--- design/flow/design.v ---
module top_level(f1,f2,p,in_1,in_2,out,clk,clk2);
input [7:0]in_1, in_2;
input clk;
input clk2;
input [15:0]p;   
input [15:0]f1,f2;  
output [15:0]out;
wire [15:0]a,b;
wire [15:0]r1,r2,r3,r4,r5;
convert inst_1(.float(a), .int8(in_1), .clk(clk));  
convert inst_2(.float(b), .int8(in_2), .clk(clk));
mult inst_3(.B(f1), .C(r1), .A(a), .clk(clk));   
mult inst_4(.B(f2), .C(r2), .A(b), .clk(clk));
main_adder inst_5 (.AA(r1), .BB(r2),.clk(clk), .R_add(r3)); 
mux inst_6(.in1(r4), .in2(p), .sel(clk2), .out(r5));  
main_adder inst_7 (.AA(r3), .BB(r5),.clk(clk), .R_add(r4));  
assign out=r4;
endmodule
module convert( float, int8,clk);
input clk;
output [15:0] float;
input [7:0] int8;
reg [4:0] exp;
reg [9:0] mantissa;
integer i;
always @(negedge clk)
begin
if(int8 != 8'b0) 
begin
for(i = 0; i < 8; i = i + 1)
    if(int8[i]) 
      exp = i;
      if(exp < 10)
      mantissa = int8 << (10 - exp);
      else
      mantissa = int8;
      exp = exp + 15;
 end
else begin
 mantissa=0;
exp=0;
    end
end
assign float = {1'b0, exp, mantissa};
endmodule
module mult(B,C, A, clk);
input  [15:0]A;
input clk;
input [15:0]B;
output reg    [15:0]C;
wire          [5:0]e;   
wire           [21:0]m;  
wire            [10:0]A_m;     
wire            [10:0]B_m;     
reg           [4:0]C_e;  
wire            C_sign;  
reg           [9:0]C_m;  
assign C_sign=(A[15]^B[15]); 
assign e[5:0]=(A[14:10]+B[14:10]-4'b1111); 
assign A_m[10:0]={1'b1, A[9:0]};
assign B_m[10:0]={1'b1, B[9:0]};
assign m[21:0]=(A_m[10:0])*(B_m[10:0]);   
always@(posedge clk)
begin
if (A==0)   
  begin
  C<=16'b0;
  end
else begin
    if (m[21]==1'b1) 
    begin
    C_m=m[20:11];
    C_e=e[4:0]+m[21];
    C<={C_sign,C_e[4:0],C_m[9:0]};
    end 
    else begin
    C_m=m[19:10];
    C_e=e[4:0]+m[21];
    C<={C_sign,C_e[4:0],C_m[9:0]};
    end
end
end
endmodule
module main_adder (AA, BB,clk, R_add);
input [15:0] AA, BB; 
input clk;             
output  [15:0] R_add;                
wire [14:0]temp_Sum_M_C; 
wire [13:0]temp_Sub_M_C, temp_lza_count_reg;
wire [15:0]temp_L, temp_S;
compare_adder inst_1  (.C_L(temp_L), .C_S(temp_S), .A(AA), .B(BB),.clk(clk));  
shift_adder inst_2    ( temp_sign, temp_Sum_M_C, temp_Sub_M_C, temp_lza_count_reg, temp_L, temp_S,clk);
adder inst_3          (R_add, temp_L, temp_S, temp_sign, temp_Sum_M_C, temp_Sub_M_C, temp_lza_count_reg,clk );
endmodule
module compare_adder (C_L, C_S, A, B,clk);
input [15:0] A, B;
input clk;
output reg[15:0] C_L, C_S;
always@ (posedge clk)
if (A[14:0]>=B[14:0])
 begin
C_L<=A[15:0]; C_S<=B[15:0];
 end
 else begin
C_L<=B[15:0]; C_S<=A[15:0];
 end
endmodule
module shift_adder ( sign, Sum_M_C, Sub_M_C, lza_count_reg,L, S,clk);
input [15:0] L, S;  
input clk;             
output reg sign;                       
reg [13:0] M_C_L, M_C_S;        
reg [13:0]M_C_Lnew, M_C_Snew;   
output  reg[14:0] Sum_M_C;             
output  reg[13:0] Sub_M_C;            
reg [13:0] Sub_M_CS;                     
output reg [13:0] lza_count_reg;                
reg [4:0] count; 
always@ (*)
begin
M_C_L[13:0]={1'b1, L[9:0], 3'b000};                      
M_C_S[13:0]={1'b1, S[9:0], 3'b000};
sign=L[15];                                              
M_C_Snew[13:0]=M_C_S[13:0]>>(L[14:10]-S[14:10]);         
M_C_Lnew[13:0]=M_C_L[13:0];                              
Sum_M_C[14:0]=M_C_Lnew[13:0]+ M_C_Snew[13:0];            
Sub_M_C[13:0]=M_C_Lnew[13:0]- M_C_Snew[13:0];            
begin 
lza_count_reg=14;                                            
for( count=0; count<14; count=count+1 ) 
if( Sub_M_C[ count ] ) 
lza_count_reg=13-count; 
end 
end
endmodule
module adder(R_add, L, S, sign, Sum_M_C, Sub_M_C,lza_count_reg,clk );
input clk;
input [15:0] L, S;               
input sign;                       
input [14:0] Sum_M_C;             
input [13:0] Sub_M_C;            
reg [13:0] Sub_M_CS;                     
input [13:0] lza_count_reg;                
output reg [15:0] R_add;                
always @(posedge clk)
begin
if (L==0 &  S==0)
  begin
  R_add<=16'b0;
  end
  else begin
if (L[15]^S[15]==0)            
 begin
R_add[15]<=sign;                      
R_add[14:10]<=L[14:10]+Sum_M_C[14];   
 if (Sum_M_C[14]==1)
 begin
 R_add[9:0]<=Sum_M_C[13:4];
 end 
 else begin
 R_add[9:0]<=Sum_M_C[12:3];             
 end
 end 
 else begin                         
R_add[15]<=sign;
R_add[14:10]<=L[14:10]-lza_count_reg;
Sub_M_CS[13:0]=(Sub_M_C[13:0]<<lza_count_reg);
R_add[9:0]<=Sub_M_CS[12:3];          
end
end
end
endmodule
module mux(in1, in2, sel, out);  
input [15:0]in1,in2;
input sel;
output reg [15:0]out;
 always @ (*)  
 begin : MUX        
   if (sel == 1'b0) begin
      out = in1;
   end else begin
       out = in2 ;
   end
end
endmodule  
--- design/flow/run.sh ---
#!/bin/bash
# the make line also repeats each setting of config.mk as NAME=value (left out here)
make -C /OpenROAD-flow-scripts/flow DESIGN_CONFIG=/design/flow/config.mk WORK_HOME=/design/flow/orfs CLKGATE_MAP_FILE= finish
--- design/flow/config.mk ---
export PLATFORM = sky130hd
export DESIGN_NAME = top_level
export DESIGN_NICKNAME = top_level
export VERILOG_FILES = /design/flow/design.v
export SDC_FILE = /design/flow/constraint.sdc
export NUM_CORES = 4
export LEC_CHECK = 0
export ABC_AREA = 1
export CAP_MARGIN = 20
export CELL_PAD_IN_SITES_DETAIL_PLACEMENT = 0
export CORE_MARGIN = 10
export CORE_UTILIZATION = 40
export CTS_CLUSTER_DIAMETER = 337
export HOLD_SLACK_MARGIN = 0.23
export MIN_ROUTING_LAYER = met2
export PLACE_DENSITY_LB_ADDON = 0.02
export SLEW_MARGIN = 35
export TNS_END_PERCENT = 85
--- design/flow/constraint.sdc ---
create_clock -name core_clock -period 7.54 [get_ports {clk}]
set_input_delay 1.5080 -clock core_clock [delete_from_list [all_inputs] [get_ports {clk}]]
set_output_delay 1.5080 -clock core_clock [all_outputs]
set_load 0.01 [all_outputs]
==> flow_summary.yaml, run 1 <==
# yosys + openroad results
setup_path:
  end_kind: "register"
  crit_slowest_cell: "fa_1"
  crit_path_max_fanout: 7
  reg2reg_depth: 32
  cp.arrival_ns: 10.27
  cp-start-kind: "register"
  crit_type: "register to register"
  r2r_setup_slack_ns: -2.32
  timing.rr.end: "inst_3.C[14]$_SDFF_PN0_"
  path_buffers: 7
  path_depth: 32
  cpLargestDelayFamily: "adder cells"
  r2r_start: "inst_1.mantissa[5]$_SDFF_NP0_"
  cp-startpoint: "inst_1.mantissa[5]$_SDFF_NP0_"
  crit_top_cell: "fa_1"
  crit_path_end: "inst_3.C[14]$_SDFF_PN0_"
  cp.required_ns: 7.95
  worst_path_largest_cell_delay_ns: 0.53
clock_tree:
  hold_buffers: 0
  clockBufferDepth: 2
  htreeDepth: 4
  clk_pin_slew_ns: 0.07
  cts_sinks: 158
  cts_inserted_buffers: 17
  root_buffer: "clkbuf_16"
  clock_latency_ns: 0.50
  cts_tree: "built"
finish:
  nets: 3570
  postLayoutCoreUtil: 0.495
  area.growth.synth_to_final_pct: 22.8
  stdcell_count: 3792
  comb_area_mm2: 0.0145
  register_area_mm2: 0.00321
  fin_area_mm2: 0.0242
  fillers: 5027
sta:
  hold-worst-slack_ns: 0.368
  tightest_slew_ns: 0.937
  layout_setup_ws_ns: -2.32
  finClkSkew_ns: 0.0279
  setup-violations-final: 30
  rsz0062_at_grt: "yes"
  final_max_slew_viol_count: 0
  slew_headroom: 0.357
  hold_viol_final: 0
yosys:
  synth-xor-area-share: 0.0318
  yosys.area_share.simple: 0.244
  ys_types: 54
  syn_area_per_cell_um2: 6.93
  async_flop_share: 0
  syn-cell-area_mm2: 0.0197
  synth_flop_count: 158
  logic_family: "adder cells"
  aoi_share: 0.111
  netlist_top_cells_count: "nand2_1 (675), inv_1 (565), ha_1 (225), nand3_1 (199), fa_1 (166)"
  synth.yosys.warnings: 7
  synth-area-yosys_mm2: 0.0197
  fp_nets: 3298
  yosysTopAreaCell: "fa_1"
  mux_share: 0.00826
  synth_top_cell_by_count: "nand2_1"
  edf_count: 0
  area_leaders: "fa_1 (17%), dfxtp_1 (16%), ha_1 (14%), nand2_1 (13%), inv_1 (11%)"
  synthFlopType: "dfxtp_1"
  fa_ha_area_frac: 0.312
  ys_cells: 2841
  synth_cells: 2841
  yosys.area.top_type_share: 0.169
  ys_seq_frac: 0.161
floorplanning:
  chipArea_mm2: 0.0585
  die_h_um: 242
  core_area_mm2: 0.0488
  fp_util: 0.403
  ios: 82
  num_rows: 81
  die_w_um: 242
route:
  drt-total-wl_um: 58100
  drcViolationCount: 0
  ant_nets: 0
  avgRoutedWirePerCell_um: 15.3
  via_count: 26200
  drtIter0Drc: 3803
  drt_first_pass_iters: 10
  viasPerCell: 6.90
flow_run:
  cap_violations: 0
  log.warning_count: 86
worst_hold_path:
  holdPathEnd: "inst_7.inst_3.R_add[15]$_SDFF_PP0_"
  hp-start: "inst_7.inst_1.C_L[15]$_DFF_P_"
  holdPathStages: 0
  hold_path.class: "register to register"
global_routing:
  grt_pass1_vias: 28400
  grt_util_all_layers: 0.297
  grt_pass1_wl_um: 93400
  grt_overflow: 0
  grt_max_degree: 36
  antenna_found_initial: 0
place:
  place_area_mm2: 0.0228
  port_buffers: 81
  gp_congestion: 0.963
  dp.cells: 3702
  dp_hpwl_um: 47100
outcome:
  so_faults: "setup timing"
  outcome: "failed layout checks"
-- per-layer routing --
metal  share of wire  global-route usage  wire [um]
met4           0.050              0.0412       2930
met5          0.0031              0.0428        178
met1               0                   -          0
met2            0.53               0.340      30800
met3            0.42               0.425      24200
-- metrics by stage --
stage,TNS [ns],setup WS (ns)
after floorplan,-41.85,-2.29
after global placement,-52.38,-2.41
after detailed placement,-54.46,-2.51
after CTS,-45.15,-2.21
after global routing,-56.14,-2.63
final,-48.24,-2.32
-- area by class of cell --
class | count | area share
clock buffer | 20 | 0.0189
antenna | 2 | 0.000207
timing repair inverter | 1 | 0.000466
inverter | 576 | 0.0902
tap | 664 | 0.0344
sequential | 158 | 0.133
multi-input combinational | 2002 | 0.600
clock inverter | 42 | 0.00911
timing repair buffer | 327 | 0.114
-- repair_timing --
action                                 4_1_cts  5_1_grt
cloned                                       1        1
resized                                     75       67
buffers inserted                            30       10
endpoints found under the hold margin        0        0
pin swaps                                   43       47
setup endpoints to repair                   30       34
==> run 2, diff against run 1 <==
Settings changed: CELL_PAD_IN_SITES_DETAIL_PLACEMENT 0 to not set, CORE_ASPECT_RATIO set to 1.81, CORE_MARGIN 10 to 2, CORE_UTILIZATION 40 to 71, CTS_CLUSTER_DIAMETER 337 to 362, CTS_CLUSTER_SIZE set to 53, HOLD_SLACK_MARGIN 0.23 to not set, MAX_ROUTING_LAYER set to met4, MIN_ROUTING_LAYER met2 to met1, PLACE_DENSITY_LB_ADDON 0.02 to 0.01, SETUP_SLACK_MARGIN set to -1.05, SLEW_MARGIN 35 to 20, TNS_END_PERCENT 85 to not set.
Clock period 7.54 ns to 11.0 ns, I/O delays scaled along.
==> run 2 against run 1 <==
Effect of this change:
- still fails the layout checks on setup timing
- design area decreased by 8.1%
- synthesized cell count unchanged
- utilization up 31 points
==> flow_summary.yaml, run 2 <==
# yosys + openroad results
yosys:
  fp_nets: 3298
  synth_top_cell_by_count: "nand2_1"
  yosys.area_share.simple: 0.244
  logic_family: "adder cells"
  synthFlopType: "dfxtp_1"
  area_leaders: "fa_1 (17%), dfxtp_1 (16%), ha_1 (14%), nand2_1 (13%), inv_1 (11%)"
  synth-xor-area-share: 0.0318
  yosysTopAreaCell: "fa_1"
  fa_ha_area_frac: 0.312
  netlist_top_cells_count: "nand2_1 (675), inv_1 (565), ha_1 (225), nand3_1 (199), fa_1 (166)"
  synth_cells: 2841
  synth-area-yosys_mm2: 0.0197
  mux_share: 0.00826
  ys_seq_frac: 0.161
  synth.yosys.warnings: 7
  aoi_share: 0.111
  async_flop_share: 0
  yosys.area.top_type_share: 0.169
  ys_cells: 2841
  ys_types: 54
  syn_area_per_cell_um2: 6.93
  edf_count: 0
  synth_flop_count: 158
  syn-cell-area_mm2: 0.0197
place:
  dp.cells: 3246
  gp_congestion: 1.02
  port_buffers: 81
  dp_hpwl_um: 46400
setup_path:
  cp-start-kind: "register"
  crit_top_cell: "fa_1"
  crit_type: "register to register"
  cp.arrival_ns: 12.55
  path_depth: 34
  reg2reg_depth: 34
  r2r_setup_slack_ns: -1.23
  r2r_start: "inst_1.mantissa[5]$_SDFF_NP0_"
  crit_slowest_cell: "fa_1"
  path_buffers: 8
  crit_path_max_fanout: 3
  worst_path_largest_cell_delay_ns: 0.56
  crit_path_end: "inst_3.C[14]$_SDFF_PN0_"
  cp.required_ns: 11.33
  cpLargestDelayFamily: "adder cells"
  cp-startpoint: "inst_1.mantissa[5]$_SDFF_NP0_"
  timing.rr.end: "inst_3.C[14]$_SDFF_PN0_"
  end_kind: "register"
floorplanning:
  num_rows: 82
  die_w_um: 128
  chipArea_mm2: 0.0291
  core_area_mm2: 0.0275
  ios: 82
  die_h_um: 228
  fp_util: 0.716
global_routing:
  grt_overflow: 0
  grt_pass1_wl_um: 94100
  grt_util_all_layers: 0.418
  grt_pass1_vias: 20100
  antenna_found_initial: 0
  grt_max_degree: 65
outcome:
  so_faults: "setup timing"
  outcome: "failed layout checks"
clock_tree:
  htreeDepth: 4
  clockBufferDepth: 2
  cts_sinks: 158
  clock_latency_ns: 0.50
  root_buffer: "clkbuf_16"
  cts_inserted_buffers: 17
  hold_buffers: 0
  clk_pin_slew_ns: 0.07
  cts_tree: "built"
route:
  insertedDiodeCount: 0
  drtIter0Drc: 1755
  avgRoutedWirePerCell_um: 18.1
  drt_first_pass_iters: 12
  ant_nets: 0
  via_count: 19900
  drcViolationCount: 0
  drt-total-wl_um: 60000
  viasPerCell: 6.01
worst_hold_path:
  holdPathStages: 0
  hold_path.class: "register to register"
  hp-start: "inst_5.inst_1.C_L[15]$_DFF_P_"
  holdPathEnd: "inst_5.inst_3.R_add[15]$_SDFF_PP0_"
sta:
  final_max_slew_viol_count: 0
  rsz0062_at_grt: "yes"
  slew_headroom: 0.296
  layout_setup_ws_ns: -1.23
  hold_viol_final: 0
  finClkSkew_ns: 0.0440
  tns_ns: -12.73
  tightest_slew_ns: 1.05
  setup-violations-final: 23
finish:
  register_area_mm2: 0.00318
  fillers: 1842
  stdcell_count: 3314
  comb_area_mm2: 0.0141
  nets: 3422
  area.growth.synth_to_final_pct: 12.8
flow_run:
  log.warning_count: 84
  cap_violations: 0
[run 2: layout make-up]
cell class,instances,area share
clock buffers,17,0.0191
clock inverters,45,0.0144
inverters,576,0.0973
multi-input cells,2002,0.634
flip-flops and latches,158,0.143
well taps,336,0.0189
repair buffers,180,0.0731
[run 2: metal layers]
metal,wire length [um],global-route usage,vias up
li1,-,-,9175
met2,30900,0.745,1078
met5,0,-,-
met1,19600,0.384,9227
met4,5900,0.326,0
met3,3540,0.0727,451
[run 2: what timing repair did]
item                                    4_1_cts  5_1_grt
endpoints found under the setup margin        1        4
pin swaps                                     7       26
gates resized                                 8       39
buffers inserted                              2        6
[run 2: stage by stage]
stage	setup WS, ns	instance area [um2]	hold slack, ns	util
3_3_place_gp	-0.816	21200	0.381	0.772
6_report	-1.23	22200	0.400	0.808
4_1_cts	-1.03	22000	0.387	0.801
5_1_grt	-1.45	22200	0.403	0.808
2_1_floorplan	-1.00	19700	0.424	-
3_5_place_dp	-1.13	21200	0.381	0.772
==> run 3, diff against run 2 <==
Settings changed: CORE_ASPECT_RATIO 1.81 to not set, CORE_UTILIZATION 71 to 72, CTS_CLUSTER_DIAMETER 362 to 250, CTS_CLUSTER_SIZE 53 to 31, HOLD_SLACK_MARGIN set to 0.29, MAX_ROUTING_LAYER met4 to not set, MIN_ROUTING_LAYER met1 to not set, PLACE_DENSITY_LB_ADDON 0.01 to 0.16, SETUP_SLACK_MARGIN -1.05 to -0.2.
Clock period 11.0 ns to 9.83 ns, I/O delays scaled along.
==> run 3 against run 2 <==
Effect of this change:
- utilization increased by 3.8 points
- non-clock buffer count increased by 25
- the layout still fails its checks (setup timing)
- global-route usage decreased by 1.8 points
- die area decreased by 1.6%
==> flow_summary.yaml, run 3 <==
# yosys + openroad results
place:
  dp.cells: 3254
  dpl_worst_slack_ns: -1.45
  port_buffers: 81
  place_area_mm2: 0.0214
  gp_congestion: 0.957
  dp_hpwl_um: 41500
setup_path:
  cpLargestDelayFamily: "adder cells"
  crit_slowest_cell: "fa_1"
  r2r_setup_slack_ns: -1.58
  crit_type: "register to register"
  cp-startpoint: "inst_1.mantissa[2]$_SDFF_NP0_"
  timing.rr.end: "inst_3.C[14]$_SDFF_PN0_"
  path_buffers: 4
  reg2reg_depth: 31
  path_depth: 31
  end_kind: "register"
  crit_path_end: "inst_3.C[14]$_SDFF_PN0_"
  cp.arrival_ns: 11.77
  r2r_start: "inst_1.mantissa[2]$_SDFF_NP0_"
  worst_path_largest_cell_delay_ns: 0.56
  cp.required_ns: 10.19
  cp-start-kind: "register"
  crit_top_cell: "fa_1"
  crit_path_max_fanout: 9
clock_tree:
  root_buffer: "clkbuf_16"
  htreeDepth: 4
  clockBufferDepth: 2
  cts_tree: "built"
  hold_buffers: 0
  cts_inserted_buffers: 17
  cts_sinks: 158
  clk_pin_slew_ns: 0.06
  clock_latency_ns: 0.50
route:
  avgRoutedWirePerCell_um: 18.0
  drcViolationCount: 0
  via_count: 20200
  viasPerCell: 6.05
  ant_nets: 0
  drt_first_pass_iters: 8
  drtIter0Drc: 2035
  drt-total-wl_um: 60400
  insertedDiodeCount: 0
floorplanning:
  ios: 82
  chipArea_mm2: 0.0287
  num_rows: 60
  fp_util: 0.733
  core_area_mm2: 0.0269
  die_w_um: 169
  die_h_um: 169
yosys:
  fp_nets: 3298
  logic_family: "adder cells"
  synth_flop_count: 158
  syn-cell-area_mm2: 0.0197
  ys_cells: 2841
  edf_count: 0
  yosys.area_share.simple: 0.244
  syn_area_per_cell_um2: 6.93
  ys_seq_frac: 0.161
  synthFlopType: "dfxtp_1"
  synth_top_cell_by_count: "nand2_1"
  mux_share: 0.00826
  netlist_top_cells_count: "nand2_1 (675), inv_1 (565), ha_1 (225), nand3_1 (199), fa_1 (166)"
  aoi_share: 0.111
  fa_ha_area_frac: 0.312
  synth_cells: 2841
  area_leaders: "fa_1 (17%), dfxtp_1 (16%), ha_1 (14%), nand2_1 (13%), inv_1 (11%)"
  synth.yosys.warnings: 7
  ys_types: 54
  synth-area-yosys_mm2: 0.0197
  synth-xor-area-share: 0.0318
  async_flop_share: 0
  yosys.area.top_type_share: 0.169
  yosysTopAreaCell: "fa_1"
sta:
  finClkSkew_ns: 0.0687
  setup-violations-final: 30
  rsz0062_at_grt: "yes"
  hold_viol_final: 0
  tightest_slew_ns: 1.05
  final_max_slew_viol_count: 0
  slew_headroom: 0.300
  layout_setup_ws_ns: -1.58
finish:
  postLayoutCoreUtil: 0.846
  fin_area_mm2: 0.0227
  area.growth.synth_to_final_pct: 15.5
  nets: 3447
  stdcell_count: 3344
global_routing:
  antenna_found_initial: 0
  grt_overflow: 0
  grt_pass1_wl_um: 93200
  grt_pass1_vias: 20200
  grt_max_degree: 61
  grt_util_all_layers: 0.400
outcome:
  outcome: "failed layout checks"
  so_faults: "setup timing"
worst_hold_path:
  hold_path.class: "register to register"
  holdPathEnd: "inst_7.inst_3.R_add[15]$_SDFF_PP0_"
  hp-start: "inst_7.inst_1.C_L[15]$_DFF_P_"
  holdPathStages: 0
flow_run:
  cap_violations: 0
  log.warning_count: 86
==> run 3: layer usage <==
metal  vias to the layer above  wire [um]  track usage  share of wire
met5                         -          0            0              0
met1                      9401      22400        0.475           0.37
met3                       363       5430       0.0686          0.090
met4                         0       3890        0.200          0.064
li1                       9216          -            -              -
met2                      1249      28700        0.699           0.47
==> run 3: layout make-up <==
cell class / instances / area [um2]
clock inverters: 42 / 239
multi-input cells: 2002 / 14400
inverters: 576 / 2170
well taps: 341 / 427
clock buffers: 20 / 468
fillers: 1573 / 4140
flip-flops and latches: 158 / 3210
repair buffers: 205 / 1790
==> run 3: metrics by stage <==
step	TNS, ns	hold WS [ns]
2_1_floorplan	-9.94	0.424
3_3_place_gp	-13.17	0.366
3_5_place_dp	-17.83	0.369
4_1_cts	-16.22	0.378
5_1_grt	-27.44	0.393
6_report	-22.52	0.374
==> run 3: what timing repair did <==
action | 4_1_cts | 5_1_grt
setup buffers | 38 | 16
pin swaps | 53 | 46
resized | 62 | 76
setup endpoints to repair | 30 | 30
==> run 4, diff against run 3 <==
Settings changed: CAP_MARGIN 20 to 5, CORE_ASPECT_RATIO set to 1.81, CTS_CLUSTER_DIAMETER 250 to 362, CTS_CLUSTER_SIZE 31 to 53, HOLD_SLACK_MARGIN 0.29 to -0.03, MAX_ROUTING_LAYER set to met4, MIN_ROUTING_LAYER set to met1, PLACE_DENSITY_LB_ADDON 0.16 to 0.01, SETUP_SLACK_MARGIN -0.2 to 3.5.
Clock period 9.83 ns to 11.8 ns, I/O delays scaled along.
==> run 4 against run 3 <==
Effect of this change:
- the run now fails in global routing
- area after synthesis stayed put
- synthesized cell count unchanged
- die area grew 0.20%
==> flow_summary.yaml, run 4 <==
# flow metrics
outcome:
  outcome: "stopped before the end"
  stop_stage: "global routing"
  firstError: "[ERROR GRT-0116] Global routing finished with congestion. Check the congestion regions in the DRC Viewer."
clock_tree:
  cts_inserted_buffers: 17
  root_buffer: "clkbuf_16"
  clockBufferDepth: 2
  htreeDepth: 4
  hold_buffers: 0
  cts_sinks: 158
place:
  gp_congestion: 1.04
  dp_hpwl_um: 47900
  port_buffers: 81
yosys:
  synthFlopType: "dfxtp_1"
  area_leaders: "fa_1 (17%), dfxtp_1 (16%), ha_1 (14%), nand2_1 (13%), inv_1 (11%)"
  aoi_share: 0.111
  synth_top_cell_by_count: "nand2_1"
  synth-area-yosys_mm2: 0.0197
  synth_flop_count: 158
  yosys.area.top_type_share: 0.169
  syn_area_per_cell_um2: 6.93
  mux_share: 0.00826
  fp_nets: 3298
  netlist_top_cells_count: "nand2_1 (675), inv_1 (565), ha_1 (225), nand3_1 (199), fa_1 (166)"
  fa_ha_area_frac: 0.312
  syn-cell-area_mm2: 0.0197
  logic_family: "adder cells"
  synth-xor-area-share: 0.0318
  ys_types: 54
  yosys.area_share.simple: 0.244
  async_flop_share: 0
  edf_count: 0
  ys_seq_frac: 0.161
  synth_cells: 2841
  yosysTopAreaCell: "fa_1"
  ys_cells: 2841
  synth.yosys.warnings: 7
global_routing:
  grt_overflow: 2
  grt_util_all_layers: 0.724
floorplanning:
  die_h_um: 226
  chipArea_mm2: 0.0287
  die_w_um: 127
  core_area_mm2: 0.0270
  ios: 82
  fp_util: 0.730
  num_rows: 81
-- run 4: metrics by stage --
step                      hold WS [ns]  std cells  worst slack, ns  area, um2
after CTS                        0.376       3363           -0.309      23800
after detailed placement         0.366       3202           -0.723      21400
after global placement           0.361       3202           -0.320      21400
after floorplan                  0.424       2841           -0.156      20500
-- run 4: layer usage --
layer | global-route usage | overflow
met4 | 0.738 | 0
met2 | 0.929 | 2
met5 | - | -
met1 | 0.691 | 0
met3 | 0.488 | 0
-- run 4: timing repair --
| action | in CTS |
|---|---|
| gates resized | 335 |
| cloned | 2 |
| setup endpoints to repair | 60 |
| buffers inserted | 98 |
| pin swaps | 98 |
==> run 5, diff against run 4 <==
Settings changed: CAP_MARGIN 5 to 20, CORE_ASPECT_RATIO 1.81 to 1.2, CORE_MARGIN 2 to 7, CORE_UTILIZATION 72 to 40, CTS_CLUSTER_DIAMETER 362 to not set, CTS_CLUSTER_SIZE 53 to not set, HOLD_SLACK_MARGIN -0.03 to not set, MAX_ROUTING_LAYER met4 to not set, MIN_ROUTING_LAYER met1 to not set, PLACE_DENSITY_LB_ADDON 0.01 to not set, SETUP_SLACK_MARGIN 3.5 to not set, SLEW_MARGIN 20 to 25, TNS_END_PERCENT set to 60.
Clock period 11.8 ns to 7.93 ns, I/O delays scaled along.
==> run 5 against run 4 <==
Effect of this change:
- the layout now fails its checks (setup timing)
- area after synthesis is the same
- die area increased by 94%
- synthesized cell count is the same
==> flow_summary.yaml, run 5 <==
# yosys + openroad results
setup_path:
  cp-startpoint: "inst_1.mantissa[3]$_SDFF_NP0_"
  reg2reg_depth: 30
  r2r_start: "inst_1.mantissa[3]$_SDFF_NP0_"
  cp-start-kind: "register"
  crit_type: "register to register"
  timing.rr.end: "inst_3.C[14]$_SDFF_PN0_"
  cpLargestDelayFamily: "adder cells"
  crit_path_max_fanout: 4
  worst_path_largest_cell_delay_ns: 0.61
  crit_top_cell: "fa_1"
  crit_slowest_cell: "fa_2"
  path_depth: 30
  cp.required_ns: 8.29
  cp.arrival_ns: 10.44
  path_buffers: 5
  crit_path_end: "inst_3.C[14]$_SDFF_PN0_"
  end_kind: "register"
  r2r_setup_slack_ns: -2.15
yosys:
  fa_ha_area_frac: 0.312
  area_leaders: "fa_1 (17%), dfxtp_1 (16%), ha_1 (14%), nand2_1 (13%), inv_1 (11%)"
  syn-cell-area_mm2: 0.0197
  synthFlopType: "dfxtp_1"
  synth.yosys.warnings: 7
  yosys.area_share.simple: 0.244
  synth_cells: 2841
  ys_types: 54
  synth-xor-area-share: 0.0318
  logic_family: "adder cells"
  ys_cells: 2841
  netlist_top_cells_count: "nand2_1 (675), inv_1 (565), ha_1 (225), nand3_1 (199), fa_1 (166)"
  synth_top_cell_by_count: "nand2_1"
  yosys.area.top_type_share: 0.169
  ys_seq_frac: 0.161
  synth_flop_count: 158
  aoi_share: 0.111
  synth-area-yosys_mm2: 0.0197
  async_flop_share: 0
  mux_share: 0.00826
  yosysTopAreaCell: "fa_1"
  syn_area_per_cell_um2: 6.93
  edf_count: 0
  fp_nets: 3298
floorplanning:
  die_h_um: 257
  core_area_mm2: 0.0483
  fp_util: 0.407
  chipArea_mm2: 0.0557
  die_w_um: 217
  num_rows: 88
  ios: 82
sta:
  hold-worst-slack_ns: 0.369
  tightest_slew_ns: 1.03
  layout_setup_ws_ns: -2.15
  finClkSkew_ns: 0.0402
  slew_headroom: 0.314
  hold_viol_final: 0
  setup-violations-final: 30
  rsz0062_at_grt: "yes"
  final_max_slew_viol_count: 0
route:
  via_count: 18600
  viasPerCell: 5.01
  drtIter0Drc: 1017
  drt-total-wl_um: 54400
  insertedDiodeCount: 0
  ant_nets: 0
  drcViolationCount: 0
  drt_first_pass_iters: 6
  avgRoutedWirePerCell_um: 14.7
place:
  dp_hpwl_um: 46000
  place_area_mm2: 0.0224
  dp.cells: 3622
  dpl_worst_slack_ns: -2.45
  gp_congestion: 0.965
  port_buffers: 81
worst_hold_path:
  hold_path.class: "register to register"
  hp-start: "inst_7.inst_1.C_L[15]$_DFF_P_"
  holdPathEnd: "inst_7.inst_3.R_add[15]$_SDFF_PP0_"
  holdPathStages: 0
clock_tree:
  htreeDepth: 4
  root_buffer: "clkbuf_16"
  clk_pin_slew_ns: 0.07
  hold_buffers: 0
  cts_tree: "built"
  cts_inserted_buffers: 17
  clock_latency_ns: 0.48
  clockBufferDepth: 2
  cts_sinks: 158
flow_run:
  cap_violations: 0
  log.warning_count: 86
finish:
  area.growth.synth_to_final_pct: 20.6
  fin_area_mm2: 0.0238
  nets: 3525
  stdcell_count: 3711
outcome:
  outcome: "failed layout checks"
  so_faults: "setup timing"
global_routing:
  grt_util_all_layers: 0.193
  grt_pass1_wl_um: 90100
  grt_overflow: 0
  antenna_found_initial: 0
  grt_pass1_vias: 18800
  grt_max_degree: 65
## run 5: area by class of cell
cell class | instances | area [um2]
Fill cell | 4755 | 24600
Multi-Input combinational cell | 2002 | 14400
Sequential cell | 158 | 3210
Timing Repair Buffer | 283 | 2440
Inverter | 576 | 2180
Tap cell | 630 | 788
Clock buffer | 17 | 425
Clock inverter | 45 | 274
## run 5: timing repair
item / in CTS / in global routing
gates cloned: 0 / 1
resized: 75 / 52
pin swaps: 56 / 30
endpoints found under the hold margin: 0 / 0
buffers inserted: 28 / 7
setup endpoints to repair: 30 / 30
## run 5: layer usage
layer,routed length [um],global-route usage,vias to the layer above
met5,0,0,-
met4,2270,0.0854,0
met3,1610,0.0258,118
met2,28400,0.363,389
met1,22100,0.214,8688
li1,-,-,9389
## run 5: stage by stage
| step | setup TNS [ns] | util |
|---|---|---|
| floorplan | -36.01 | - |
| global placement | -45.15 | 0.463 |
| detailed placement | -48.91 | 0.463 |
| CTS | -38.71 | 0.487 |
| global route | -47.86 | 0.491 |
| finish | -39.90 | 0.491 |
==> run 6, diff against run 5 <==
Settings changed: ABC_AREA 1 to not set, CORE_ASPECT_RATIO 1.2 to not set, CORE_MARGIN 7 to 2, CORE_UTILIZATION 40 to 61, SETUP_SLACK_MARGIN set to 2.13, SLEW_MARGIN 25 to 20, TNS_END_PERCENT 60 to not set.
Clock period 7.93 ns to 7.79 ns, I/O delays scaled along.
==> run 6 against run 5 <==
Effect of this change:
- the layout still fails its checks (setup timing)
- sequential share of layout area down 2.0 points
- hold slack improved by 0.12 ns
- clock-buffer cell count did not move
- critical path depth down 3
- global-route usage is 17 points higher
- first-iteration DRC count grew to 2.6 times the previous value
- synthesized cell count shrank 11%
==> flow_summary.yaml, run 6 <==
# yosys + openroad results
clock_tree:
  cts_tree: "built"
  hold_buffers: 0
  clockBufferDepth: 2
  clk_pin_slew_ns: 0.07
  clock_latency_ns: 0.52
  htreeDepth: 4
  root_buffer: "clkbuf_16"
  cts_inserted_buffers: 17
  cts_sinks: 158
global_routing:
  grt.met2_usage: 0.617
  grt_util_all_layers: 0.361
  antenna_found_initial: 1
  grt_pass1_vias: 20800
  grt_overflow: 0
  grt_use_met1: 0.457
  grt_max_degree: 44
  grt-busiest-layer: "met2"
  met3_usage: 0.0547
  grt_pass1_wl_um: 104000
yosys:
  edf_count: 0
  synth_top_cell_by_count: "inv_1"
  synth_flop_count: 158
  logic_family: "adder cells"
  netlist_top_cells_count: "inv_1 (339), nand2_1 (235), ha_1 (226), nor2_1 (181), fa_1 (166)"
  syn_area_per_cell_um2: 8.15
  async_flop_share: 0
  yosys.area.top_type_share: 0.161
  synthFlopType: "dfxtp_1"
  synth_cells: 2532
  mux_share: 0.0598
  yosys.area_share.simple: 0.188
  area_leaders: "fa_1 (16%), dfxtp_1 (15%), ha_1 (14%), inv_1 (6.2%), nand2_1 (4.3%)"
  ys_cells: 2532
  ys_types: 110
  aoi_share: 0.178
  synth-xor-area-share: 0.0376
  yosysTopAreaCell: "fa_1"
  synth-area-yosys_mm2: 0.0206
  fa_ha_area_frac: 0.298
  syn-cell-area_mm2: 0.0206
  synth.yosys.warnings: 7
  fp_nets: 2990
  ys_seq_frac: 0.153
place:
  port_buffers: 81
  gp_congestion: 0.972
  dpl_worst_slack_ns: -2.79
  dp_hpwl_um: 46900
floorplanning:
  core_area_mm2: 0.0334
  fp_util: 0.617
  ios: 82
  die_w_um: 188
  die_h_um: 188
  chipArea_mm2: 0.0353
  num_rows: 67
route:
  viasPerCell: 6.34
  ant_nets: 0
  avgRoutedWirePerCell_um: 21.4
  drt-total-wl_um: 73400
  drcViolationCount: 0
  insertedDiodeCount: 0
  drtIter0Drc: 2600
  via_count: 21700
  drt_first_pass_iters: 8
setup_path:
  worst_path_largest_cell_delay_ns: 0.55
  reg2reg_depth: 27
  crit_type: "register to register"
  cp-start-kind: "register"
  cp-startpoint: "inst_1.mantissa[6]$_SDFF_NP0_"
  crit_path_end: "inst_3.C[14]$_SDFF_PN0_"
  crit_top_cell: "fa_1"
  cp.arrival_ns: 10.90
  crit_path_max_fanout: 4
  cpLargestDelayFamily: "adder cells"
  end_kind: "register"
  r2r_setup_slack_ns: -2.77
  path_depth: 27
  crit_slowest_cell: "fa_1"
  r2r_start: "inst_1.mantissa[6]$_SDFF_NP0_"
  cp.required_ns: 8.13
  path_buffers: 4
  timing.rr.end: "inst_3.C[14]$_SDFF_PN0_"
worst_hold_path:
  holdPathStages: 2
  hp-start: "inst_5.inst_3.R_add[0]$_SDFF_PP0_"
  hold_path.class: "register to register"
  holdPathEnd: "inst_7.inst_1.C_L[0]$_DFF_P_"
flow_run:
  cap_violations: 0
  log.warning_count: 89
sta:
  setup-violations-final: 30
  tightest_slew_ns: 1.09
  rsz0062_at_grt: "yes"
  final_max_slew_viol_count: 0
  slew_headroom: 0.269
  hold-worst-slack_ns: 0.484
  layout_setup_ws_ns: -2.77
  hold_viol_final: 0
  finClkSkew_ns: 0.0769
finish:
  area.growth.synth_to_final_pct: 35.3
  nets: 3426
  postLayoutCoreUtil: 0.835
outcome:
  so_faults: "setup timing"
  outcome: "failed layout checks"
run 6: cell type report:
| type | count | area [um2] |
|---|---|---|
| Clock buffer | 17 | 425 |
| Fill cell | 1892 | 5530 |
| Multi-Input combinational cell | 1920 | 17800 |
| Inverter | 343 | 1350 |
| Sequential cell | 158 | 3220 |
| Clock inverter | 45 | 254 |
| Timing Repair Buffer | 498 | 4330 |
| Tap cell | 448 | 561 |
run 6: metal layers:
metal  part of all wire  wire length, um
met3              0.088             6470
met2               0.47            34300
met5                  0                0
met1               0.38            27900
met4              0.065             4740
run 6: stage by stage:
stage	area [um2]	setup TNS [ns]	instances
after global placement	24000	-64.88	3186
after detailed placement	24000	-68.18	3186
after global routing	27900	-72.07	3429
final	27900	-68.48	3429
after CTS	26600	-59.24	3358
after floorplan	21600	-55.41	2532
run 6: what timing repair did:
action	4_1_cts	5_1_grt
cloned	1	0
resized	326	174
setup buffers	110	71
endpoints found under the setup margin	92	81
pin swaps	135	98
==> run 7, diff against run 6 <==
Settings changed: ABC_AREA set to 1, CORE_ASPECT_RATIO set to 1.81, CORE_UTILIZATION 61 to 72, CTS_CLUSTER_DIAMETER set to 362, CTS_CLUSTER_SIZE set to 53, MAX_ROUTING_LAYER set to met5, MIN_ROUTING_LAYER set to met1, PLACE_DENSITY_LB_ADDON set to 0.01, SETUP_SLACK_MARGIN 2.13 to -0.91.
Clock period 7.79 ns to 9.17 ns, I/O delays scaled along.
==> run 7 against run 6 <==
Effect of this change:
- the run now fails in global routing
- synthesized cell count is 12% higher
- area after synthesis is 4.6% lower
- die area is 19% lower
==> flow_summary.yaml, run 7 <==
# flow metrics
outcome:
  outcome: "stopped before the end"
  stop_stage: "global routing"
  firstError: "[ERROR GRT-0116] Global routing finished with congestion. Check the congestion regions in the DRC Viewer."
floorplanning:
  core_area_mm2: 0.0270
  die_w_um: 127
  fp_util: 0.730
  ios: 82
  die_h_um: 226
  num_rows: 81
  chipArea_mm2: 0.0287
yosys:
  mux_share: 0.00826
  async_flop_share: 0
  netlist_top_cells_count: "nand2_1 (675), inv_1 (565), ha_1 (225), nand3_1 (199), fa_1 (166)"
  edf_count: 0
  area_leaders: "fa_1 (17%), dfxtp_1 (16%), ha_1 (14%), nand2_1 (13%), inv_1 (11%)"
  synth_top_cell_by_count: "nand2_1"
  ys_seq_frac: 0.161
  syn-cell-area_mm2: 0.0197
  fa_ha_area_frac: 0.312
  synth-area-yosys_mm2: 0.0197
  synthFlopType: "dfxtp_1"
  aoi_share: 0.111
  synth_cells: 2841
  syn_area_per_cell_um2: 6.93
  fp_nets: 3298
  logic_family: "adder cells"
  synth-xor-area-share: 0.0318
  yosys.area.top_type_share: 0.169
  yosys.area_share.simple: 0.244
  ys_cells: 2841
  synth.yosys.warnings: 7
  ys_types: 54
  synth_flop_count: 158
  yosysTopAreaCell: "fa_1"
global_routing:
  grt_util_all_layers: 0.626
  grt_overflow: 24
clock_tree:
  cts_inserted_buffers: 17
  root_buffer: "clkbuf_16"
  htreeDepth: 4
  cts_sinks: 158
  clockBufferDepth: 2
place:
  dp_hpwl_um: 50800
  dp.cells: 3264
  port_buffers: 81
  gp_congestion: 1.07
  dpl_worst_slack_ns: -1.95
run 7: repair_timing:
item                                   4_1_cts
setup endpoints to repair                   20
hold buffers                                 0
gates resized                               84
endpoints found under the hold margin        0
buffers inserted                            31
pin swaps                                   70
run 7: stage by stage:
stage	instance area, um2	utilization
after floorplan	20000	-
after global placement	21500	0.799
after detailed placement	21500	0.799
after CTS	22600	0.838
run 7: metal layers:
| metal | global-route usage | GRT overflow |
|---|---|---|
| met1 | 0.590 | 0 |
| met2 | 0.900 | 12 |
| met3 | 0.373 | 0 |
| met4 | 0.639 | 12 |
| met5 | 0.0927 | 0 |
==> run 8, diff against run 7 <==
Settings changed: ABC_AREA 1 to not set, CORE_ASPECT_RATIO 1.81 to not set, CORE_UTILIZATION 72 to 40, CTS_CLUSTER_DIAMETER 362 to not set, CTS_CLUSTER_SIZE 53 to not set, MAX_ROUTING_LAYER met5 to not set, MIN_ROUTING_LAYER met1 to not set, PLACE_DENSITY_LB_ADDON 0.01 to not set, SETUP_SLACK_MARGIN -0.91 to 3.48.
Clock period 9.17 ns to 13.3 ns, I/O delays scaled along.
==> run 8 against run 7 <==
Effect of this change:
- now clean on timing, DRC and antenna
- die area grew 86%
- synthesized cell count down 11%
- area after synthesis up 4.8%
==> flow_summary.yaml, run 8 <==
# yosys + openroad results
outcome:
  outcome: "no timing/DRC/antenna violations"
clock_tree:
  root_buffer: "clkbuf_16"
  cts_inserted_buffers: 17
  hold_buffers: 0
  clock_latency_ns: 0.48
  clk_pin_slew_ns: 0.08
  htreeDepth: 4
  cts_sinks: 158
  clockBufferDepth: 2
  cts_tree: "built"
flow_run:
  cap_violations: 0
  log.warning_count: 87
worst_hold_path:
  holdPathStages: 0
  hp-start: "inst_7.inst_1.C_L[15]$_DFF_P_"
  hold_path.class: "register to register"
  holdPathEnd: "inst_7.inst_3.R_add[15]$_SDFF_PP0_"
yosys:
  fp_nets: 2990
  logic_family: "adder cells"
  mux_share: 0.0598
  synth-xor-area-share: 0.0376
  syn_area_per_cell_um2: 8.15
  netlist_top_cells_count: "inv_1 (339), nand2_1 (235), ha_1 (226), nor2_1 (181), fa_1 (166)"
  async_flop_share: 0
  edf_count: 0
  ys_cells: 2532
  yosysTopAreaCell: "fa_1"
  synth_cells: 2532
  aoi_share: 0.178
  fa_ha_area_frac: 0.298
  synth-area-yosys_mm2: 0.0206
  area_leaders: "fa_1 (16%), dfxtp_1 (15%), ha_1 (14%), inv_1 (6.2%), nand2_1 (4.3%)"
  synth_flop_count: 158
  synth_top_cell_by_count: "inv_1"
  yosys.area_share.simple: 0.188
  ys_seq_frac: 0.153
  yosys.area.top_type_share: 0.161
  syn-cell-area_mm2: 0.0206
  synthFlopType: "dfxtp_1"
  ys_types: 110
  synth.yosys.warnings: 7
route:
  via_count: 18500
  drt_first_pass_iters: 6
  viasPerCell: 5.46
  avgRoutedWirePerCell_um: 17.0
  drt-total-wl_um: 57700
  drtIter0Drc: 1229
  insertedDiodeCount: 0
  ant_nets: 0
  drcViolationCount: 0
setup_path:
  path_buffers: 5
  crit_path_end: "inst_3.C[14]$_SDFF_PN0_"
  cp-start-kind: "register"
  path_depth: 28
  worst_path_largest_cell_delay_ns: 0.55
  timing.rr.end: "inst_3.C[14]$_SDFF_PN0_"
  cp.required_ns: 13.61
  crit_type: "register to register"
  r2r_setup_slack_ns: 0.23
  crit_slowest_cell: "fa_1"
  crit_path_max_fanout: 4
  r2r_start: "inst_1.mantissa[7]$_SDFF_NP0_"
  cp-startpoint: "inst_1.mantissa[7]$_SDFF_NP0_"
  end_kind: "register"
  reg2reg_depth: 28
  cp.arrival_ns: 13.38
  cpLargestDelayFamily: "adder cells"
  crit_top_cell: "fa_1"
place:
  dp.cells: 3215
  port_buffers: 81
  dp_hpwl_um: 45200
  gp_congestion: 0.898
  place_area_mm2: 0.0226
  dpl_worst_slack_ns: -0.0635
global_routing:
  grt.met2_usage: 0.373
  met3_usage: 0.0237
  grt_util_all_layers: 0.215
  grt_max_degree: 64
  grt_pass1_wl_um: 94400
  grt_pass1_vias: 18700
  grt-busiest-layer: "met2"
  grt_use_met1: 0.284
  grt_overflow: 0
  antenna_found_initial: 0
floorplanning:
  num_rows: 83
  die_w_um: 231
  ios: 82
  core_area_mm2: 0.0512
  chipArea_mm2: 0.0534
  die_h_um: 231
  fp_util: 0.403
finish:
  comb_area_mm2: 0.0168
  stdcell_count: 3384
  nets: 3149
  fillers: 4840
  register_area_mm2: 0.00322
  fin_area_mm2: 0.0250
  area.growth.synth_to_final_pct: 21.1
sta:
  setup-violations-final: 0
  layout_setup_ws_ns: 0.232
  slew_headroom: 0.353
  tightest_slew_ns: 0.970
  hold_viol_final: 0
  finClkSkew_ns: 0.0340
  tns_ns: 0
  rsz0062_at_grt: "yes"
  final_max_slew_viol_count: 0
[run 8: timing repair]
item,in CTS,in global routing
gates cloned,2,0
gates resized,211,92
pin swaps,73,47
setup buffers,81,25
setup endpoints to repair,60,60
endpoints found under the hold margin,0,0
[run 8: metal layers]
metal / share of wire / vias to the layer above
met4: 0.018 / 0
met1: 0.46 / 8965
met3: 0.041 / 76
li1: - / 8951
met5: 0 / -
met2: 0.49 / 475
[run 8: through the flow]
stage               hold slack [ns]  utilization
floorplan                     0.426            -
CTS                           0.434        0.478
global placement              0.421        0.441
global route                  0.453        0.488
finish                        0.435        0.488
detailed placement            0.422        0.441
[run 8: area by class of cell]
| class | instances | share of cell area |
|---|---|---|
| timing repair buffer | 221 | 0.0828 |
| inverter | 343 | 0.0530 |
| sequential | 158 | 0.129 |
| tap | 680 | 0.0340 |
| clock buffer | 19 | 0.0182 |
| clock inverter | 43 | 0.00981 |
| multi-input combinational | 1920 | 0.673 |
==> run 9, diff against run 8 <==
Settings changed: ABC_AREA set to 0, CELL_PAD_IN_SITES_GLOBAL_PLACEMENT set to 2, CORE_ASPECT_RATIO set to 0.5, CORE_MARGIN 2 to 4, CORE_UTILIZATION 40 to 41, CTS_CLUSTER_DIAMETER set to 312, CTS_CLUSTER_SIZE set to 99, HOLD_SLACK_MARGIN set to 0.15, PLACE_DENSITY set to 0.73, SETUP_SLACK_MARGIN 3.48 to 0.73, SLEW_MARGIN 20 to 10, TNS_END_PERCENT set to 15.
Clock period 13.3 ns to 13.5 ns, I/O delays scaled along.
==> run 9 against run 8 <==
Effect of this change:
- critical endpoint unchanged
- area after synthesis stayed put
- final cell count is 2.7% lower
- utilization is 1.0 points lower
- register-to-register slack better by 0.04 ns
- hold slack better by 0.0029 ns
- design area is 6.0% lower
- die area is 1.5% higher
- still clean on timing, DRC and antenna
- wire length is 2.5% higher
==> flow_summary.yaml, run 9 <==
# yosys + openroad results
yosys:
  ys_seq_frac: 0.153
  area_leaders: "fa_1 (16%), dfxtp_1 (15%), ha_1 (14%), inv_1 (6.2%), nand2_1 (4.3%)"
  fp_nets: 2990
  synth_flop_count: 158
  fa_ha_area_frac: 0.298
  synth-area-yosys_mm2: 0.0206
  synth-xor-area-share: 0.0376
  syn_area_per_cell_um2: 8.15
  mux_share: 0.0598
  synth_top_cell_by_count: "inv_1"
  netlist_top_cells_count: "inv_1 (339), nand2_1 (235), ha_1 (226), nor2_1 (181), fa_1 (166)"
  synthFlopType: "dfxtp_1"
  synth_cells: 2532
  yosysTopAreaCell: "fa_1"
  logic_family: "adder cells"
  edf_count: 0
  aoi_share: 0.178
  yosys.area.top_type_share: 0.161
  async_flop_share: 0
  ys_types: 110
  synth.yosys.warnings: 7
  syn-cell-area_mm2: 0.0206
  ys_cells: 2532
  yosys.area_share.simple: 0.188
clock_tree:
  cts_sinks: 158
  cts_inserted_buffers: 17
  htreeDepth: 4
  clockBufferDepth: 2
  cts_tree: "built"
  clock_latency_ns: 0.48
  clk_pin_slew_ns: 0.07
  root_buffer: "clkbuf_16"
  hold_buffers: 0
global_routing:
  grt_overflow: 0
  antenna_found_initial: 0
  grt-busiest-layer: "met2"
  met3_usage: 0.0255
  grt_max_degree: 60
  grt_pass1_vias: 18100
  grt_use_met1: 0.291
  grt_util_all_layers: 0.220
  grt.met2_usage: 0.389
  grt_pass1_wl_um: 97000
floorplanning:
  fp_util: 0.420
  chipArea_mm2: 0.0542
  core_area_mm2: 0.0491
  die_w_um: 325
  ios: 82
  num_rows: 57
  die_h_um: 167
flow_run:
  cap_violations: 0
  log.warning_count: 89
finish:
  register_area_mm2: 0.00321
  comb_area_mm2: 0.0160
  fin_area_mm2: 0.0235
  nets: 3087
  area.growth.synth_to_final_pct: 13.8
  fillers: 4917
worst_hold_path:
  hold_path.class: "register to register"
  holdPathStages: 0
  hp-start: "inst_7.inst_1.C_L[15]$_DFF_P_"
  holdPathEnd: "inst_7.inst_3.R_add[15]$_SDFF_PP0_"
setup_path:
  cpLargestDelayFamily: "adder cells"
  cp.required_ns: 13.80
  path_buffers: 4
  crit_top_cell: "fa_1"
  timing.rr.end: "inst_3.C[14]$_SDFF_PN0_"
  r2r_start: "inst_1.mantissa[2]$_SDFF_NP0_"
  crit_slowest_cell: "fa_1"
  crit_type: "register to register"
  cp-startpoint: "inst_1.mantissa[2]$_SDFF_NP0_"
  end_kind: "register"
  path_depth: 27
  worst_path_largest_cell_delay_ns: 0.57
  reg2reg_depth: 27
  crit_path_max_fanout: 4
  cp.arrival_ns: 13.53
  r2r_setup_slack_ns: 0.27
  crit_path_end: "inst_3.C[14]$_SDFF_PN0_"
  cp-start-kind: "register"
route:
  drtIter0Drc: 831
  ant_nets: 0
  avgRoutedWirePerCell_um: 18.0
  viasPerCell: 5.32
  drt_first_pass_iters: 4
  insertedDiodeCount: 0
  drt-total-wl_um: 59100
  drcViolationCount: 0
  via_count: 17500
place:
  dp_hpwl_um: 48800
  port_buffers: 81
  place_area_mm2: 0.0222
  gp_congestion: 0.858
sta:
  slew_headroom: 0.346
  rsz0062_at_grt: "yes"
  setup-violations-final: 0
  finClkSkew_ns: 0.0531
  hold_viol_final: 0
  hold-worst-slack_ns: 0.438
  tightest_slew_ns: 0.973
  tns_ns: 0
  final_max_slew_viol_count: 0
outcome:
  outcome: "no timing/DRC/antenna violations"
## run 9: layer usage
layer / part of all wire / vias up / wire length (um)
met5: 0 / - / 0
met3: 0.024 / 45 / 1390
li1: - / 8829 / -
met1: 0.48 / 8409 / 28300
met2: 0.48 / 225 / 28600
met4: 0.015 / 0 / 891
## run 9: repair_timing
action,in CTS,in global routing
pin swaps,47,38
resized,70,32
hold endpoints to repair,0,0
endpoints found under the setup margin,27,27
buffers inserted,30,5
## run 9: final cells by class
class | count | share of cell area
Timing Repair Buffer | 159 | 0.0620
Clock buffer | 17 | 0.0181
Tap cell | 649 | 0.0346
Inverter | 343 | 0.0548
Clock inverter | 45 | 0.0108
Sequential cell | 158 | 0.137
Multi-Input combinational cell | 1920 | 0.683
## run 9: stage by stage
stage / util / setup slack, ns / std cells
4_1_cts: 0.476 / 0.303 / 3285
2_1_floorplan: - / 0.171 / 2532
6_report: 0.478 / 0.267 / 3291
3_5_place_dp: 0.452 / -0.0517 / 3194
3_3_place_gp: 0.452 / 0.0646 / 3194
5_1_grt: 0.478 / 0.0322 / 3291
==> run 10, diff against run 9 <==
Settings changed: ABC_AREA 0 to 1, CELL_PAD_IN_SITES_GLOBAL_PLACEMENT 2 to not set, CORE_ASPECT_RATIO 0.5 to 1.81, CORE_MARGIN 4 to 2, CORE_UTILIZATION 41 to 66, CTS_CLUSTER_DIAMETER 312 to 96, CTS_CLUSTER_SIZE 99 to not set, HOLD_SLACK_MARGIN 0.15 to not set, MAX_ROUTING_LAYER set to met5, MIN_ROUTING_LAYER set to met1, PLACE_DENSITY 0.73 to not set, SETUP_SLACK_MARGIN 0.73 to not set, SLEW_MARGIN 10 to 20, TNS_END_PERCENT 15 to not set.
Clock period 13.5 ns to 13.2 ns, I/O delays scaled along.
==> run 10 against run 9 <==
Effect of this change:
- wire length shrank 7.8%
- flip-flop count is the same
- sequential share of layout area grew 0.99 points
- clock-buffer cell count is the same
- clock skew shrank 0.018 ns
- critical endpoint unchanged
- highest routed layer unchanged
==> flow_summary.yaml, run 10 <==
# yosys + openroad results
outcome:
  outcome: "no timing/DRC/antenna violations"
route:
  drt_first_pass_iters: 6
  topRoutingLayerUsed: "met4"
  drt-total-wl_um: 54500
  via_count: 18700
  avgRoutedWirePerCell_um: 16.5
  ant_nets: 0
  drtIter0Drc: 1140
  wl_met1_um: 18700
  insertedDiodeCount: 0
  viasPerCell: 5.67
  met3_length_um: 2210
  drcViolationCount: 0
  met2_wirelength_um: 29300
sta:
  layout_setup_ws_ns: 0.246
  tightest_slew_ns: 1.04
  final_max_slew_viol_count: 0
  setup-violations-final: 0
  slew_headroom: 0.309
  hold_viol_final: 0
  rsz0062_at_grt: "yes"
  finClkSkew_ns: 0.0354
yosys:
  synth_top_cell_by_count: "nand2_1"
  synth-area-yosys_mm2: 0.0197
  fp_nets: 3298
  mux_share: 0.00826
  yosys.area.top_type_share: 0.169
  synth-xor-area-share: 0.0318
  yosys.area_share.simple: 0.244
  aoi_share: 0.111
  async_flop_share: 0
  ys_types: 54
  ys_seq_frac: 0.161
  synth_flop_count: 158
  yosysTopAreaCell: "fa_1"
  area_leaders: "fa_1 (17%), dfxtp_1 (16%), ha_1 (14%), nand2_1 (13%), inv_1 (11%)"
  fa_ha_area_frac: 0.312
  logic_family: "adder cells"
  syn_area_per_cell_um2: 6.93
  synth.yosys.warnings: 7
  edf_count: 0
  synthFlopType: "dfxtp_1"
  syn-cell-area_mm2: 0.0197
  ys_cells: 2841
  synth_cells: 2841
  netlist_top_cells_count: "nand2_1 (675), inv_1 (565), ha_1 (225), nand3_1 (199), fa_1 (166)"
flow_run:
  log.warning_count: 86
  cap_violations: 0
setup_path:
  cp-start-kind: "register"
  cp.arrival_ns: 13.29
  crit_top_cell: "fa_1"
  end_kind: "register"
  reg2reg_depth: 32
  crit_slowest_cell: "fa_1"
  cp.required_ns: 13.53
  timing.rr.end: "inst_3.C[14]$_SDFF_PN0_"
  r2r_setup_slack_ns: 0.25
  cpLargestDelayFamily: "adder cells"
  crit_path_max_fanout: 11
  path_depth: 32
  worst_path_largest_cell_delay_ns: 0.54
  crit_type: "register to register"
  r2r_start: "inst_1.mantissa[7]$_SDFF_NP0_"
  path_buffers: 6
  cp-startpoint: "inst_1.mantissa[7]$_SDFF_NP0_"
  crit_path_end: "inst_3.C[14]$_SDFF_PN0_"
worst_hold_path:
  hold_path.class: "register to register"
  holdPathEnd: "inst_7.inst_3.R_add[15]$_SDFF_PP0_"
  hp-start: "inst_7.inst_1.C_L[15]$_DFF_P_"
  holdPathStages: 0
floorplanning:
  core_area_mm2: 0.0296
  die_w_um: 132
  num_rows: 85
  fp_util: 0.666
  die_h_um: 236
  chipArea_mm2: 0.0313
  ios: 82
global_routing:
  antenna_found_initial: 0
  grt_util_all_layers: 0.353
  grt_max_degree: 65
  grt_overflow: 0
  grt_pass1_vias: 19100
  grt_pass1_wl_um: 89100
finish:
  fillers: 2466
  stdcell_count: 3301
  area.growth.synth_to_final_pct: 10.4
  comb_area_mm2: 0.0141
  register_area_mm2: 0.00319
  postLayoutCoreUtil: 0.736
  nets: 3354
place:
  gp_congestion: 1.01
  port_buffers: 81
  dpl_worst_slack_ns: -0.0742
  dp_hpwl_um: 44400
  dp.cells: 3234
clock_tree:
  cts_tree: "built"
  cts_inserted_buffers: 17
  htreeDepth: 4
  hold_buffers: 0
  clockBufferDepth: 2
  root_buffer: "clkbuf_16"
  clock_latency_ns: 0.48
  cts_sinks: 158
  clk_pin_slew_ns: 0.07
## run 10: area by class of cell
class	count	area share
Sequential cell	158	0.147
Multi-Input combinational cell	2002	0.648
Clock buffer	17	0.0196
Timing Repair Buffer	112	0.0500
Inverter	576	0.0994
Clock inverter	45	0.0139
Tap cell	391	0.0225
## run 10: metrics by stage
step	setup TNS (ns)	hold WS, ns	instance area (um2)
after global routing	-0.0677	0.388	21700
after detailed placement	-0.111	0.369	20800
after CTS	0	0.376	21500
final	0	0.381	21700
after floorplan	0	0.424	19700
after global placement	0	0.365	20800
## run 10: layer usage
metal	up-vias	GRT usage
li1	9030	-
met1	8696	0.339
met2	719	0.673
met3	270	0.0447
met4	0	0.263
met5	-	0
## run 10: timing repair
item	CTS	global route
pin swaps	0	25
endpoints found under the setup margin	2	6
setup buffers	0	5
hold endpoints to repair	0	0
resized	9	42
==> run 11, diff against run 10 <==
Settings changed: CORE_ASPECT_RATIO 1.81 to 1.2, CORE_UTILIZATION 66 to 40, CTS_CLUSTER_DIAMETER 96 to not set, MAX_ROUTING_LAYER met5 to not set, MIN_ROUTING_LAYER met1 to not set, SLEW_MARGIN 20 to 25.
Clock period 13.2 ns to 13.5 ns, I/O delays scaled along.
==> run 11 against run 10 <==
Effect of this change:
- non-clock buffer count shrank 5
- critical path type unchanged
- wire length decreased by 4.4%
- critical endpoint unchanged
- worst setup slack better by 0.15 ns
==> flow_summary.yaml, run 11 <==
# yosys + openroad results
outcome:
  outcome: "no timing/DRC/antenna violations"
global_routing:
  grt_max_degree: 65
  grt_util_all_layers: 0.210
  grt_pass1_wl_um: 86500
  grt_pass1_vias: 17900
  grt_overflow: 0
  antenna_found_initial: 0
yosys:
  netlist_top_cells_count: "nand2_1 (675), inv_1 (565), ha_1 (225), nand3_1 (199), fa_1 (166)"
  yosys.area_share.simple: 0.244
  async_flop_share: 0
  yosysTopAreaCell: "fa_1"
  edf_count: 0
  synth_top_cell_by_count: "nand2_1"
  synth-xor-area-share: 0.0318
  aoi_share: 0.111
  fp_nets: 3298
  synth_cells: 2841
  logic_family: "adder cells"
  synthFlopType: "dfxtp_1"
  synth_flop_count: 158
  ys_seq_frac: 0.161
  fa_ha_area_frac: 0.312
  synth-area-yosys_mm2: 0.0197
  syn_area_per_cell_um2: 6.93
  ys_types: 54
  synth.yosys.warnings: 7
  syn-cell-area_mm2: 0.0197
  ys_cells: 2841
  yosys.area.top_type_share: 0.169
  mux_share: 0.00826
  area_leaders: "fa_1 (17%), dfxtp_1 (16%), ha_1 (14%), nand2_1 (13%), inv_1 (11%)"
finish:
  comb_area_mm2: 0.0140
  fillers: 5027
  register_area_mm2: 0.00318
  nets: 3349
  area.growth.synth_to_final_pct: 11.1
setup_path:
  path_depth: 31
  crit_slowest_cell: "fa_1"
  timing.rr.end: "inst_3.C[14]$_SDFF_PN0_"
  worst_path_largest_cell_delay_ns: 0.58
  crit_type: "register to register"
  cp-start-kind: "register"
  cpLargestDelayFamily: "adder cells"
  r2r_start: "inst_1.mantissa[1]$_SDFF_NP0_"
  path_buffers: 5
  crit_path_end: "inst_3.C[14]$_SDFF_PN0_"
  cp.required_ns: 13.89
  cp-startpoint: "inst_1.mantissa[1]$_SDFF_NP0_"
  crit_path_max_fanout: 11
  r2r_setup_slack_ns: 0.40
  end_kind: "register"
  reg2reg_depth: 31
  cp.arrival_ns: 13.49
worst_hold_path:
  hold_path.class: "register to register"
  hp-start: "inst_7.inst_1.C_L[15]$_DFF_P_"
  holdPathEnd: "inst_7.inst_3.R_add[15]$_SDFF_PP0_"
  holdPathStages: 0
clock_tree:
  htreeDepth: 4
  clk_pin_slew_ns: 0.07
  root_buffer: "clkbuf_16"
  cts_tree: "built"
  cts_sinks: 158
  clock_latency_ns: 0.49
  clockBufferDepth: 2
  cts_inserted_buffers: 17
route:
  drtIter0Drc: 1058
  drt_first_pass_iters: 6
  insertedDiodeCount: 0
  avgRoutedWirePerCell_um: 14.7
  viasPerCell: 5.06
  via_count: 17900
  ant_nets: 0
  drt-total-wl_um: 52100
  drcViolationCount: 0
floorplanning:
  ios: 82
  fp_util: 0.403
  die_w_um: 207
  chipArea_mm2: 0.0510
  die_h_um: 247
  num_rows: 89
  core_area_mm2: 0.0489
sta:
  hold_viol_final: 0
  hold-worst-slack_ns: 0.377
  slew_headroom: 0.370
  tightest_slew_ns: 0.945
  final_max_slew_viol_count: 0
  layout_setup_ws_ns: 0.401
  finClkSkew_ns: 0.0424
  setup-violations-final: 0
place:
  dp_hpwl_um: 43700
  port_buffers: 81
  gp_congestion: 0.945
  dpl_worst_slack_ns: 0.0293
flow_run:
  log.warning_count: 83
  cap_violations: 0
## run 11: cell type report
class	instances	area share
clock buffers	18	0.0201
multi-input cells	2002	0.642
inverters	576	0.0988
flip-flops and latches	158	0.145
repair buffers	107	0.0459
well taps	637	0.0364
clock inverters	44	0.0117
## run 11: routing by layer
metal / vias to the layer above / GRT usage / routed length, um
met5: - / 0 / 0
met4: 0 / 0.0750 / 1490
met3: 87 / 0.0244 / 1370
met2: 338 / 0.393 / 27500
met1: 8474 / 0.244 / 21800
li1: 9023 / - / -
## run 11: timing repair
item | 4_1_cts | 5_1_grt
setup endpoints to repair | 1 | 5
pin swaps | 0 | 12
setup buffers | 0 | 4
resized | 1 | 28
cloned | 0 | 0
hold buffers | 0 | 0
## run 11: through the flow
stage               cell area (um2)  utilization  std cells  TNS, ns
floorplan                     19700            -       2841        0
global placement              21000        0.430       3477        0
detailed placement            21000        0.431       3477        0
CTS                           21700        0.445       3538        0
global route                  21900        0.448       3542  -0.0513
finish                        21900        0.448       3542        0
